## breakout
module breakout(
    input  clk,
    input  rst,
    input  rota,
    input  rotb,
    input  de,
    output red,
    output green,
    output blue,
    output hsync,
    output vsync
    );
==> flow/config.mk <==
export PLATFORM = sky130hd
export DESIGN_NAME = breakout
export DESIGN_NICKNAME = breakout
export VERILOG_FILES = /design/flow/design.v
export SDC_FILE = /design/flow/constraint.sdc
export NUM_CORES = 4
export LEC_CHECK = 0
export ABC_AREA = 0
export CAP_MARGIN = 20
export CORE_MARGIN = 2
export CORE_UTILIZATION = 71
export CTS_CLUSTER_DIAMETER = 256
export CTS_CLUSTER_SIZE = 54
export GPL_ROUTABILITY_DRIVEN = 1
export GPL_TIMING_DRIVEN = 1
export PLACE_DENSITY_LB_ADDON = 0.25
export SETUP_SLACK_MARGIN = 1.39
export SLEW_MARGIN = 25
==> flow/constraint.sdc <==
create_clock -name core_clock -period 11.2 [get_ports {clk}]
set_input_delay 2.2400 -clock core_clock [delete_from_list [all_inputs] [get_ports {clk}]]
set_output_delay 2.2400 -clock core_clock [all_outputs]
set_load 0.01 [all_outputs]
run.sh (not shown) runs the stock make flow with config.mk's settings and CLKGATE_MAP_FILE=.
The first run went through all stages and came out clean.
==> next run, changes <==
Settings changed: CORE_UTILIZATION 71 to 58, CTS_CLUSTER_DIAMETER 256 to 400, CTS_CLUSTER_SIZE 54 to 96, PLACE_DENSITY from default to 0.5, PLACE_DENSITY_LB_ADDON 0.25 to default.
Clock period 11.2 ns to 18.1 ns, I/O delays scaled along.
What happened: The changed run finished with timing, DRC and antenna clean. Die size rose by 22%. First-iteration DRC count fell by 26%. Via count fell by 3.8%.
==> next run, changes <==
Settings changed: CORE_ASPECT_RATIO from default to 1.05, CORE_MARGIN 2 to 10, CORE_UTILIZATION 58 to 31, CTS_CLUSTER_DIAMETER 400 to 213, CTS_CLUSTER_SIZE 96 to default, GPL_ROUTABILITY_DRIVEN 1 to 0, PLACE_DENSITY 0.5 to default, PLACE_DENSITY_LB_ADDON from default to 0.26, SLEW_MARGIN 25 to 5.
=>
- The new run completed without violations
- area after synthesis is unchanged
- die size rose by well over a third
- routed wire length rose slightly
- via count fell by a few percent
- synthesized cell count does not change
- worst setup slack got worse by 0.28 ns
- clock skew is about the same
- design area rose by a few percent

---

green:
Starting RTL as in the previous note.
Settings: LEC_CHECK=0, ABC_AREA=1, CAP_MARGIN=30, CORE_MARGIN=2, CORE_UTILIZATION=72, CTS_CLUSTER_SIZE=76, HOLD_SLACK_MARGIN=0.3, SETUP_SLACK_MARGIN=-1.27, SLEW_MARGIN=20; clock period 16.3 ns.
No stage failed in green, and the final checks on the layout all came back clean.
Input-level comparison between red and green:
- SETUP_SLACK_MARGIN changed from -1.27 to 1.79
- HOLD_SLACK_MARGIN removed (was 0.3)
- CTS_CLUSTER_SIZE changed from 76 to 93
- CAP_MARGIN changed from 30 to 20
- the clock period (ns, I/O delays scaled along) changed from 16.3 to 5.97
[summary]
Summary of red over green: reported sequential group power now larger; adder and majority cell fraction of the synthesized area comparable; power now larger. Area overhead of the layout relative to synthesis (red over green): increase, 3.0 points.

---

Setup of run A:
Starting RTL as in the previous note.
export LEC_CHECK = 0
export ABC_AREA = 1
export CAP_MARGIN = 20
export CORE_MARGIN = 2
export CORE_UTILIZATION = 72
export CTS_CLUSTER_DIAMETER = 99
export CTS_CLUSTER_SIZE = 92
export GPL_ROUTABILITY_DRIVEN = 1
export GPL_TIMING_DRIVEN = 1
export PLACE_DENSITY = 0.64
export SETUP_SLACK_MARGIN = 1.96
export SLEW_MARGIN = 25
create_clock -name core_clock -period 7.37 [get_ports {clk}]
Run A was carried through to the last stage, and its layout satisfied the timing, DRC and antenna checks.
The following lists how run B was set up differently from run A:
- putting PLACE_DENSITY_LB_ADDON at 0.01 where nothing was set
- clearing PLACE_DENSITY, which used to be 0.64
- swapping 1.96 for -0.12 in SETUP_SLACK_MARGIN
- clearing CTS_CLUSTER_SIZE, which used to be 92
--- outcome ---
When run B is measured against run A, its tightest slew margin relative to the limit turns out 13 points higher. Run B ends up with lower non-clock buffer count than run A does. Run B: shortest period the worst path allows higher than run A. Taking run A as the reference, in run B sequential share of layout area has remained practically unchanged; power neither gained nor lost much; clock network fraction of total power now larger. Vias after detailed routing came out lower on run B than on run A.
> inputs changed (run B -> run C)
- GPL_TIMING_DRIVEN removed (was 1)
- CTS_CLUSTER_DIAMETER changed from 99 to 202
- GPL_ROUTABILITY_DRIVEN removed (was 1)
- SETUP_SLACK_MARGIN changed from -0.12 to 1.95
- SLEW_MARGIN changed from 25 to 20
### Flow results
~same utilization in run B and run C. Compared run B against run C; combinational gate area within noise. Number of global-route vias before repair of run C falls short of that of run B slightly. Min switching share of power across run B and run C: run B.
What run D does differently from run C at the input level:
- CTS_CLUSTER_SIZE newly set to 70
- GPL_ROUTABILITY_DRIVEN newly set to 0
- CAP_MARGIN changed from 20 to 15
- SETUP_SLACK_MARGIN changed from 1.95 to 2.11
- MAX_ROUTING_LAYER newly set to met4
Run D: full flow OK, the timing, DRC and antenna checks passed
Run C finished all stages; the layout is clean.
Run comparison: run C critical path's slowest cell sky130_fd_sc_hd__clkdlybuf4s50_1; run D critical path's slowest cell sky130_fd_sc_hd__dfxtp_1
Comparing run C with run D, the sequential cell area came out essentially unchanged.
When run D is set beside run C, its worst stage delay on the critical path turns out to be 190 ps larger.
Launching element of the worst setup path = signal_generator_inst.xpos[8]$_SDFF_PP0_: run D; launching element of the worst setup path = game_inst.ballY[0]$_SDFFE_PP0P_: run C
Compared to run C, run D has share of the core filled with cells in the final layout 0.54 points higher.
Per the comparison of run D with run C, fmax grew by 10%, critical path depth shrank by 1.
Total power: run D and run C compared, lower one is run C
Run D vs. run C: clock period minus final worst setup slack went down; buffer share of cell area held steady; portion of the clock cycle consumed by the worst path in the final layout dropped 6.5 points; footprint of the multi-input gates moved up.
## Diff of input files: run E against run D
- CAP_MARGIN changed from 15 to 20
- MAX_ROUTING_LAYER removed (was met4)
- GPL_ROUTABILITY_DRIVEN removed (was 0)
- PLACE_DENSITY_LB_ADDON changed from 0.01 to 0.15
- CTS_CLUSTER_SIZE changed from 70 to 97
- CORE_UTILIZATION changed from 72 to 70
- SETUP_SLACK_MARGIN changed from 2.11 to 1.95
- CTS_CLUSTER_DIAMETER removed (was 202)
### Flow results
Between run D and run E, the clock latency of the later-clocked register in the worst-skew pair does not differ in any meaningful way.
Re post-synthesis to final-layout area growth: run D and run E aren't equal, and the lower value belongs to run E.
Taking run D as the reference, in run E count of non-CTS inverters in the layout stayed essentially flat, overall routed net length shows a reduction of 120 um.
Between run D and run E, the flow reports power density over the cells decreasing slightly.
Part of the total power dissipated in the clock network ends up higher on run D.

---

Starting RTL as in the previous note.
Settings: LEC_CHECK=0, CAP_MARGIN=20, CELL_PAD_IN_SITES_DETAIL_PLACEMENT=2, CELL_PAD_IN_SITES_GLOBAL_PLACEMENT=3, CORE_MARGIN=8, CORE_UTILIZATION=40, MIN_ROUTING_LAYER=met2, SLEW_MARGIN=20; clock period 40.0 ns.
The starting point finished clean.
Rerun with:
ABC_AREA = 1   (was not set)
CELL_PAD_IN_SITES_GLOBAL_PLACEMENT = 1   (was 3)
CORE_MARGIN = 5   (was 8)
HOLD_SLACK_MARGIN = 0.28   (was not set)
MIN_ROUTING_LAYER = not set   (was met2)
Effect: Setup slack gets better by 0.98 ns; worst hold slack gets worse by 0.011 ns; combinational power climbs by 22%; via count drops by 8.9%; cell count climbs by 34%; count of clock-buffer cells in the layout climbs by 2; wire length climbs by 17%; power drops by 2.0%.
Rerun with:
ABC_AREA = not set   (was 1)
CELL_PAD_IN_SITES_DETAIL_PLACEMENT = not set   (was 2)
CELL_PAD_IN_SITES_GLOBAL_PLACEMENT = not set   (was 1)
CORE_ASPECT_RATIO = 1.99   (was not set)
CORE_MARGIN = 7   (was 5)
CORE_UTILIZATION = 56   (was 40)
CTS_CLUSTER_DIAMETER = 391   (was not set)
CTS_CLUSTER_SIZE = 98   (was not set)
HOLD_SLACK_MARGIN = not set   (was 0.28)
PLACE_DENSITY = 0.35   (was not set)
SLEW_MARGIN = 35   (was 20)
TNS_END_PERCENT = 40   (was not set)
=> Die area shrinks by 31%. First-iteration DRC count grows by 25%. Via count shrinks by 22%. Clock skew barely changes. Routed wire length shrinks by 30%. Worst setup slack loses 0.52 ns. Cell count shrinks by 30%. Total power shrinks by 0.59%.
Rerun with:
CORE_MARGIN = 2   (was 7)
CTS_CLUSTER_SIZE = 48   (was 98)
TNS_END_PERCENT = not set   (was 40)
Count of clock-buffer cells in the layout stays the same.
Cell count hardly moves.
Cell area barely changes.
Rerun with:
CORE_ASPECT_RATIO = not set   (was 1.99)
CORE_UTILIZATION = 64   (was 56)
CTS_CLUSTER_DIAMETER = not set   (was 391)
CTS_CLUSTER_SIZE = not set   (was 48)
PLACE_DENSITY = not set   (was 0.35)
SLEW_MARGIN = 20   (was 35)
clock period = 13.3 ns   (was 40.0 ns; I/O delays follow)
Outcome:
- design area hardly moves
- via count drops slightly
- sequential share of layout area hardly moves
- cell count shrinks by a few percent
- wire length fell by roughly a tenth
- power grows to 3.1 times its value
- clock-buffer cell count shrinks by 2
- critical path depth is unchanged
- setup slack is worse by 22 ns

---

## willow
breakout again, from the RTL that the note above started with.
## breakout
module breakout(
    input  clk,
    input  rst,
    input  rota,
    input  rotb,
    input  de,
    output red,
    output green,
    output blue,
    output hsync,
    output vsync
    );
wire [9:0] xpos;
wire [9:0] ypos;
signal_generator signal_generator_inst(clk, rst, hsync, vsync, xpos, ypos);
game game_inst(clk, rst, xpos, ypos, ~rota, ~rotb, ~de, red, green, blue);
endmodule
Settings: LEC_CHECK=0, ABC_AREA=0, CAP_MARGIN=20, CORE_MARGIN=2, CORE_UTILIZATION=71, CTS_CLUSTER_DIAMETER=256, CTS_CLUSTER_SIZE=72, GPL_ROUTABILITY_DRIVEN=1, GPL_TIMING_DRIVEN=1, HOLD_SLACK_MARGIN=0.3, PLACE_DENSITY_LB_ADDON=0.25, SETUP_SLACK_MARGIN=1.39, SLEW_MARGIN=25; clock period 8.71 ns.
diff inputs: willow => yarrow
# willow
export LEC_CHECK = 0
export ABC_AREA = 0
export CAP_MARGIN = 20
export CORE_MARGIN = 2
export CORE_UTILIZATION = 71
export CTS_CLUSTER_DIAMETER = 256
export CTS_CLUSTER_SIZE = 72
export GPL_ROUTABILITY_DRIVEN = 1
export GPL_TIMING_DRIVEN = 1
export HOLD_SLACK_MARGIN = 0.3
export PLACE_DENSITY_LB_ADDON = 0.25
export SETUP_SLACK_MARGIN = 1.39
export SLEW_MARGIN = 25
create_clock -name core_clock -period 8.71 [get_ports {clk}]
# yarrow
export LEC_CHECK = 0
export ABC_AREA = 0
export CAP_MARGIN = 20
export CORE_MARGIN = 2
export CORE_UTILIZATION = 66
export CTS_CLUSTER_DIAMETER = 99
export GPL_ROUTABILITY_DRIVEN = 1
export GPL_TIMING_DRIVEN = 1
export SETUP_SLACK_MARGIN = 1.39
export SLEW_MARGIN = 25
create_clock -name core_clock -period 7.37 [get_ports {clk}]
### Flow results
- From willow to yarrow the numbers moved as follows: arrival time reported for the critical path endpoint now smaller; die outline width now larger; setup slack of the worst register-to-register path now smaller.
- Delta (yarrow minus willow): power went up by 18%, share of the core filled by cells before placement went down by 5.6 points.
- Comparing via count for yarrow and willow, the smaller number came from yarrow.
- Comparing yarrow and willow, the lower sequential share of layout area is on yarrow.
- Taking willow as the reference point, the critical path depth of yarrow falls by 10.
- | required time of the critical path | yarrow vs willow | 1.07 ns lower |
- The worst hold slack of yarrow was inferior to that of willow.
Input-level comparison between lagoon and yarrow:
# yarrow
export LEC_CHECK = 0
export ABC_AREA = 0
export CAP_MARGIN = 20
export CORE_MARGIN = 2
export CORE_UTILIZATION = 66
export CTS_CLUSTER_DIAMETER = 99
export GPL_ROUTABILITY_DRIVEN = 1
export GPL_TIMING_DRIVEN = 1
export SETUP_SLACK_MARGIN = 1.39
export SLEW_MARGIN = 25
create_clock -name core_clock -period 7.37 [get_ports {clk}]
# lagoon
export LEC_CHECK = 0
export ABC_AREA = 1
export CAP_MARGIN = 20
export CORE_MARGIN = 2
export CORE_UTILIZATION = 72
export CTS_CLUSTER_SIZE = 10
export SETUP_SLACK_MARGIN = 2.08
export SLEW_MARGIN = 20
create_clock -name core_clock -period 7.37 [get_ports {clk}]
==> comparison <==
Taking yarrow as the reference point, the total power after layout of lagoon rises by about 4%.
When lagoon is measured against yarrow, its share of the core filled with cells turns out 5.3 points higher.
lagoon: relative area change from synthesis to final layout 1.3 points below yarrow
In the flow results for lagoon and yarrow, the number of vias after detailed routing is larger on lagoon.
Sequential area share after synthesis ends up higher on yarrow.
The hold-critical path depth in lagoon was higher than what yarrow gave.
[compare] base=yarrow new=lagoon: setup slack of the most critical reg-to-reg path lower; critical path depth higher.
[lagoon vs yarrow] share of the clock period used by the worst path after layout: lower in lagoon
lagoon finished end to end and its layout was clean on timing, DRC and antenna.
Changes in quartz relative to lagoon:
# lagoon
export LEC_CHECK = 0
export ABC_AREA = 1
export CAP_MARGIN = 20
export CORE_MARGIN = 2
export CORE_UTILIZATION = 72
export CTS_CLUSTER_SIZE = 10
export SETUP_SLACK_MARGIN = 2.08
export SLEW_MARGIN = 20
create_clock -name core_clock -period 7.37 [get_ports {clk}]
# quartz
export LEC_CHECK = 0
export ABC_AREA = 1
export CAP_MARGIN = 20
export CORE_MARGIN = 2
export CORE_UTILIZATION = 66
export SETUP_SLACK_MARGIN = 1.95
export SLEW_MARGIN = 20
create_clock -name core_clock -period 7.37 [get_ports {clk}]
==> comparison <==
The sequential share of cell area of quartz exceeds that of lagoon by 0.18 points.
Comparing quartz and lagoon, routed via count is higher on lagoon.
Looking at quartz and lagoon, the setup slack is a wash.
quartz gives less final weighted congestion of routability-driven global placement than lagoon did.
[diff] total power, quartz relative to lagoon: improvement
quartz vs lagoon on area overhead of the layout relative to synthesis: quartz is the lower one.
No activity file was given, so power comes from the tool's default toggle rates.
